== job 101 ==
==> flow/design.v <==
module complex_adder_subtractor #(
    parameter WIDTH=32
) (
    input [WIDTH-1:0] a,
    input [WIDTH-1:0] b,
    input addNotSub,
    output reg [WIDTH-1:0] result
);
    always @(*) begin
        if (addNotSub) begin
            result[WIDTH-1:WIDTH/2] = a[WIDTH-1:WIDTH/2] + b[WIDTH-1:WIDTH/2];
            result[WIDTH/2-1:0] = a[WIDTH/2-1:0] + b[WIDTH/2-1:0];
        end else begin
            result[WIDTH-1:WIDTH/2] = a[WIDTH-1:WIDTH/2] - b[WIDTH-1:WIDTH/2];
            result[WIDTH/2-1:0] = a[WIDTH/2-1:0] - b[WIDTH/2-1:0];
        end
    end
endmodule
module complex_multiplier #(
    parameter WIDTH=32
) (
    input [WIDTH-1:0] a,
    input [WIDTH-1:0] b,
    output [2*WIDTH-1:0] result
);
    wire signed [WIDTH-1:0] a_real = { {(WIDTH/2+1){a[WIDTH/2-1]}}, a[WIDTH/2-1:0] };
    wire signed [WIDTH-1:0] b_real = { {(WIDTH/2+1){b[WIDTH/2-1]}}, b[WIDTH/2-1:0] };
    wire signed [WIDTH-1:0] a_img = { {(WIDTH/2+1){a[WIDTH-1]}}, a[WIDTH-1:WIDTH/2] };
    wire signed [WIDTH-1:0] b_img = { {(WIDTH/2+1){b[WIDTH-1]}}, b[WIDTH-1:WIDTH/2] };
    wire signed [WIDTH-1:0] result_real = a_real * b_real - a_img * b_img;
    wire signed [WIDTH-1:0] result_img = a_real * b_img + a_img * b_real;
    assign result[WIDTH-1:0] = result_real;
    assign result[2*WIDTH-1:WIDTH] = result_img;
endmodule
module complex_mean_square (
    input wire i_clk,
    input wire i_arst,
    input wire i_en,
    input wire [2:0] i_log2_samples,
    input wire        i_valid,
    input wire [31:0] i_y,
    input wire [31:0] i_y_hat,
    output reg        o_valid,
    output reg [63:0] o_data
);
    wire [31:0] y_diff_w;
    wire [63:0] sq_diff_complex_w;
    wire        sq_diff_valid_w;
    wire [63:0] sum_res_w;
    wire [8:0]  num_samples_w = 1 << i_log2_samples;
    reg [8:0]  sample_rx_cnt_r;
    reg [8:0]  sample_proc_cnt_r;
    reg [1:0]  state_r, next_state_r;
    localparam S_IDLE      = 2'b00;
    localparam S_INIT      = 2'b01;
    localparam S_COMPUTING = 2'b10;
    localparam S_FINALIZE  = 2'b11;
    complex_adder_subtractor #(.WIDTH(32)) y_difference_module (
        .a(i_y),
        .b(i_y_hat),
        .addNotSub(1'b0),
        .result(y_diff_w)
    );
    complex_multiplier cpow_calculator (
        .a(y_diff_w),
        .b(y_diff_w),
        .result(sq_diff_complex_w)
    );
    assign sq_diff_valid_w = i_valid;
    complex_adder_subtractor #(.WIDTH(64)) square_sum (
        .a(o_data),  
        .b(sq_diff_complex_w),
        .addNotSub(1'b1),
        .result(sum_res_w)
    );
    always @(posedge i_clk or posedge i_arst) begin
        if (i_arst)
            state_r <= S_IDLE;
        else
            state_r <= next_state_r;
    end
    always @(*) begin
        next_state_r = state_r;
        case (state_r)
            S_IDLE:      if (i_en) next_state_r = S_INIT;
            S_INIT:      next_state_r = S_COMPUTING;
            S_COMPUTING: if (sample_rx_cnt_r == num_samples_w && sample_proc_cnt_r == num_samples_w)
                             next_state_r = S_FINALIZE;
            S_FINALIZE:  next_state_r = S_IDLE;
            default:     next_state_r = S_IDLE;
        endcase
    end
    always @(posedge i_clk or posedge i_arst) begin
        if (i_arst) begin
            o_valid           <= 1'b0;
            o_data            <= 64'b0;
            sample_rx_cnt_r   <= 9'b0;
            sample_proc_cnt_r <= 9'b0;
        end else begin
            o_valid <= 1'b0;  
            case (state_r)
                S_INIT: begin
                    o_data            <= 64'b0;
                    sample_rx_cnt_r   <= 9'b0;
                    sample_proc_cnt_r <= 9'b0;
                end
                S_COMPUTING: begin
                    sample_rx_cnt_r <= sample_rx_cnt_r;
                    sample_proc_cnt_r <= sample_proc_cnt_r;
                    if (i_valid && sample_rx_cnt_r < num_samples_w) begin
                        sample_rx_cnt_r <= sample_rx_cnt_r + 1;
                    end
                    if (sq_diff_valid_w && !(sample_proc_cnt_r == num_samples_w)) begin
                        sample_proc_cnt_r <= sample_proc_cnt_r + 1;
                        o_data <= sum_res_w;
                    end
                end
                S_FINALIZE: begin
					o_valid        <= 1'b1;  
					o_data[31:0]   <= $signed(o_data[31:0]) >>> i_log2_samples;
					o_data[63:32]  <= $signed(o_data[63:32]) >>> i_log2_samples;
                end
            endcase
        end
    end
endmodule
Settings: LEC_CHECK=0, CAP_MARGIN=20, CORE_MARGIN=2, CORE_UTILIZATION=24, SLEW_MARGIN=20; clock period 13.1 ns.
run.sh (not shown) runs the stock make flow with config.mk's settings and CLKGATE_MAP_FILE=.
Relative to job 101, the following input files were edited for job 102:
--- a/flow/config.mk
+++ b/flow/config.mk
@@ -10 +10,2 @@
-export CORE_UTILIZATION = 24
+export CORE_UTILIZATION = 70
+export MAX_ROUTING_LAYER = met4
==> flow/constraint.sdc <==
create_clock -name core_clock -period 11.1 [get_ports {i_clk}]
set_input_delay 2.2200 -clock core_clock [delete_from_list [all_inputs] [get_ports {i_clk}]]
set_output_delay 2.2200 -clock core_clock [all_outputs]
set_load 0.01 [all_outputs]
### Flow results
Finished, but not clean: job 102, with negative setup slack. met4 as the highest routed metal layer was reported by job 102, and met5 by job 101. Setup slack after layout, job 102 and job 101: smaller value in job 102. Job 102 vs job 101, logic share of the area went down by 2.4 points. In job 102, via count is higher than in job 101. The die height in job 102 was lower than what job 101 gave. Non-clock buffer count is higher on job 102.
Modified inputs, job 103 compared to job 102
--- a/flow/config.mk
+++ b/flow/config.mk
@@ -10,2 +10 @@
-export CORE_UTILIZATION = 70
-export MAX_ROUTING_LAYER = met4
+export CORE_UTILIZATION = 10
==> flow/constraint.sdc <==
create_clock -name core_clock -period 14.3 [get_ports {i_clk}]
set_input_delay 2.8600 -clock core_clock [delete_from_list [all_inputs] [get_ports {i_clk}]]
set_output_delay 2.8600 -clock core_clock [all_outputs]
set_load 0.01 [all_outputs]
[summary]
The flow did not stop early for job 103: all stages ran, and the layout cleared the timing, DRC and antenna checks.
Sort job 102 and job 103 by cell resize tally after clock tree synthesis, ascending, and job 103 comes first.
Compare job 102 and job 103 | area growth from synthesis to layout lower: job 102
Diff job 102..job 103 | area fraction in mux cells | unchanged
Met1 global-route usage, job 102 and job 103: higher on job 102
Ratio of final minimum period to clock period was higher in the run labelled job 102.
Going from job 102 to job 103, final cell utilization of the core shrinks by 72 points.
Comparing wire length for job 102 and job 103, the smaller number came from job 102.
Compared with job 102, job 103 shows a higher floorplan row count.
On area fraction of clock buffers and clock inverters, job 103 tracks job 102 almost exactly.


## wip/indigo
Starts from the design.v that is shown in full above.
==> flow/config.mk <==
export PLATFORM = sky130hd
export DESIGN_NAME = complex_mean_square
export DESIGN_NICKNAME = complex_mean_square
export VERILOG_FILES = /design/flow/design.v
export SDC_FILE = /design/flow/constraint.sdc
export NUM_CORES = 4
export LEC_CHECK = 0
export CAP_MARGIN = 20
export CELL_PAD_IN_SITES_DETAIL_PLACEMENT = 1
export CELL_PAD_IN_SITES_GLOBAL_PLACEMENT = 1
export CORE_MARGIN = 2
export CORE_UTILIZATION = 40
export GPL_TIMING_DRIVEN = 0
export HOLD_SLACK_MARGIN = -0.05
export MAX_ROUTING_LAYER = met4
export SLEW_MARGIN = 20
export TNS_END_PERCENT = 5
==> flow/constraint.sdc <==
create_clock -name core_clock -period 13.5 [get_ports {i_clk}]
set_input_delay 2.7000 -clock core_clock [delete_from_list [all_inputs] [get_ports {i_clk}]]
set_output_delay 2.7000 -clock core_clock [all_outputs]
set_load 0.01 [all_outputs]
wip/indigo: done, clean on timing, DRC and antenna
The following lists how wip/yarrow was set up differently from wip/indigo:
Settings: changing TNS_END_PERCENT from 5 to 25; removing HOLD_SLACK_MARGIN (formerly -0.05); removing CELL_PAD_IN_SITES_GLOBAL_PLACEMENT (formerly 1); removing CELL_PAD_IN_SITES_DETAIL_PLACEMENT (formerly 1); setting CTS_CLUSTER_DIAMETER to 359 for the first time; changing CORE_UTILIZATION from 40 to 63; removing MAX_ROUTING_LAYER (formerly met4); setting CTS_CLUSTER_SIZE to 100 for the first time.
wip/indigo closes out successfully: all stages finished, all timing, DRC and antenna checks passed.
wip/yarrow went all the way through the flow, and no timing, DRC or antenna check failed.
wip/yarrow reports its first element of the critical path as i_y_hat[21] while wip/indigo reports i_y_hat[0].
On wire length: wip/yarrow sits below wip/indigo.
Between wip/yarrow and wip/indigo, the count of clock-buffer cells in the layout is higher for wip/indigo.
The area added between synthesis and finish of wip/yarrow is lower than that of wip/indigo.
Wire length on met1: wip/yarrow and wip/indigo compared, higher one is wip/indigo
wip/indigo → wip/yarrow: delay of the slowest cell on the worst path rose 380 ps; via count increased 211; worst hold slack higher; met2 track demand over resource in global routing saw an increase; number of antenna violations at the first check in global routing lower.
Total of plain and repair buffers excluding clock buffers: wip/yarrow vs wip/indigo down about 0.3%
#### Input delta (wip/raven over wip/yarrow)
Settings: a deleted GPL_TIMING_DRIVEN that had been 0; a change of CORE_UTILIZATION from 63 to 40; a deleted CTS_CLUSTER_DIAMETER that had been 359; a deleted TNS_END_PERCENT that had been 25; a deleted CTS_CLUSTER_SIZE that had been 100.
==> results <==
- Per the final summary, wip/raven finished and its layout is clean on timing, DRC and antenna.
- wip/raven — area of placed instances 700 µm² higher, wip/yarrow as reference
- Non-clock buffer instance count of the final layout down about 23% in wip/raven wrt wip/yarrow
- Taking wip/yarrow as the reference point, the met1 wire length of wip/raven rises by 2300 µm.
- Comparing wip/raven and wip/yarrow, core utilization is lower on wip/raven.
- Delta (wip/raven minus wip/yarrow): buffering stage count on the worst path with inverters included picked up an extra 4; horizontal die dimension picked up an extra about 25%.
Edits applied to the flow inputs when going from wip/raven to wip/garnet:
Settings: GPL_ROUTABILITY_DRIVEN: unset -> 0; TNS_END_PERCENT: unset -> 25; CELL_PAD_IN_SITES_DETAIL_PLACEMENT: unset -> 2; MIN_ROUTING_LAYER: unset -> met2; CORE_MARGIN: 2 -> 9.
## What came out
- wip/garnet: aborted in global routing (tool error)
- In the reports for wip/garnet and wip/raven, the larger die boundary height belongs to wip/garnet.
- Netlist area before placement came out exactly the same in wip/garnet and wip/raven.
- Diff wip/raven..wip/garnet | count of cell types in the netlist | unchanged
- Compared wip/raven against wip/garnet; placed instance count within noise.
- Delta (wip/garnet minus wip/raven): post-synthesis chip area from yosys now sits at about the same level, count of standard-cell rows now sits lower, area of the core now sits lower.
- Summary — die area, wip/garnet relative to wip/raven: higher, by 8800 µm².
